## run 1
// SUBWAY
module SUBWAY(
    clk,
    rst_n,
    in_valid,
    init,
    in0,
    in1,
    in2,
    in3,
    out_valid,
    out
);
input clk, rst_n;
input in_valid;
input [1:0] init;
input [1:0] in0, in1, in2, in3; 
output reg       out_valid;
output reg [1:0] out;
parameter s_idle = 2'd0;
parameter s_input = 2'd1;
parameter s_cul = 2'd2;
parameter s_output = 2'd3;
genvar NN;
genvar MM;
integer i;
integer j;
parameter IDX = 9;
reg [1:0]current_state;
reg [1:0]next_state;
reg [1:0]init_pos;
reg [5:0]cnt;
reg [1:0]is_road;
reg [1:0] reg_dif;
reg [1:0]move;
wire UorD;
reg reg_UorD;
wire [1:0]dif1;
wire [1:0]dif2;
wire [1:0]dif;
reg [1:0] next_dif;
reg [1:0]next_pos;
reg [1:0]cur_pos;
reg [1:0] next_step[2:0];
wire [1:0]in_wire[3:0];
reg [1:0]in_a[IDX:0];
reg [1:0]in_b[IDX:0];
reg [1:0]in_c[IDX:0];
reg [1:0]in_d[IDX:0];
reg [1:0]out_pipe[54:0];
reg [1:0]road;
always@(posedge clk or negedge rst_n)begin
	if(!rst_n)
        current_state <= s_idle;
    else
        current_state <= next_state;
end
always@(*)begin
	case(current_state)
		s_idle: if(in_valid) next_state = s_input;
				else next_state = s_idle;
		s_input:if (cnt == 6'd7) next_state = s_cul;
				else next_state = s_input;
		s_cul:	if (cnt == 6'd62) next_state = s_output;
				else next_state = s_cul;				
		s_output: if (cnt == 6'd63) next_state = s_idle;
				else next_state = s_output;
		default: next_state = current_state;
	endcase 
end
always @(posedge clk or negedge rst_n) begin
    if(!rst_n)begin
		init_pos <= 2'd0;
    end   
    else
		case(current_state)
			s_idle: if(in_valid)begin
				init_pos <= init;
			end
			default: init_pos <= init_pos;
		endcase
end
always@(posedge clk or negedge rst_n)begin
	if(!rst_n)
        cnt <= 6'b0;
  ...
For scale: roughly 190 flip-flops, ~16 I/O pins, ~0.0070 mm² of cells after synthesis.
clock: 1.98 ns
lec_check: 0
cap_margin: 20
core_margin: 2
core_utilization: 72
cts_cluster_size: 30
hold_slack_margin: 0.27
place_density_lb_addon: 0.12
setup_slack_margin: 0.59
slew_margin: 20
run.sh (not shown) runs the stock make flow with config.mk's settings and CLKGATE_MAP_FILE=.
Run 1 did not make it past global routing (5_1_grt), where a tool error ended it.
Here is what was changed in the inputs of run 2 compared with run 1.
Settings: SETUP_SLACK_MARGIN removed (was 0.59); PLACE_DENSITY_LB_ADDON removed (was 0.12); HOLD_SLACK_MARGIN removed (was 0.27); CTS_CLUSTER_SIZE changed from 30 to 14.
Notes after the runs:
The final report for run 2 shows a completed flow and a layout that fails verification, specifically negative setup slack.
Seen in the log of run 1: DPL-0033 during global routing (5_1_grt), after which the run never completed.
Comparing run 1 and run 2, post-CTS setup-driven buffer insertion count is higher on run 1.
Worst setup slack before clock tree synthesis, run 1 and run 2: higher on run 1
Comparing run 2 against run 1, there is no change at all in synthesized instance count.
Relative to run 1, routability congestion estimate has decreased by 0.079 in run 2.
#### Input delta (run 3 over run 2)
Settings: CTS_CLUSTER_SIZE: 14 -> 30; SETUP_SLACK_MARGIN: unset -> 0.59; PLACE_DENSITY_LB_ADDON: unset -> 0.01; CTS_CLUSTER_DIAMETER: unset -> 197.
Run 3 did not make it past global routing (5_1_grt), where a tool error ended it. Post-synthesis average cell area: run 2 vs run 3 identical. Run 3 vs. run 2: cell resize tally after clock tree synthesis went up by 72. As far as area fraction in and, or, nand and nor cells after synthesis goes, run 2 and run 3 are indistinguishable; the numbers are identical. | total placed cells including tap cells | run 2 vs run 3 | ≈ equal |.
[inputs] run 4 vs run 3
Settings: removing CTS_CLUSTER_SIZE (formerly 30); removing PLACE_DENSITY_LB_ADDON (formerly 0.01); removing SETUP_SLACK_MARGIN (formerly 0.59); removing CTS_CLUSTER_DIAMETER (formerly 197); changing CORE_UTILIZATION from 72 to 61; changing the clock period (ns, I/O delays scaled along) from 1.98 to 2.15.
## What came out
Diff run 3 -> run 4 | chip area | increase of 17%. Sort run 3 and run 4 by total of cells resized after clock tree synthesis, ascending, and run 4 comes first. As far as synthesized cell count goes, run 4 and run 3 are indistinguishable; the numbers are identical. Run 4 completed end to end; final checks failed (negative setup slack). For die width, dividing the value from run 3 by the value from run 4 gives 0.923.
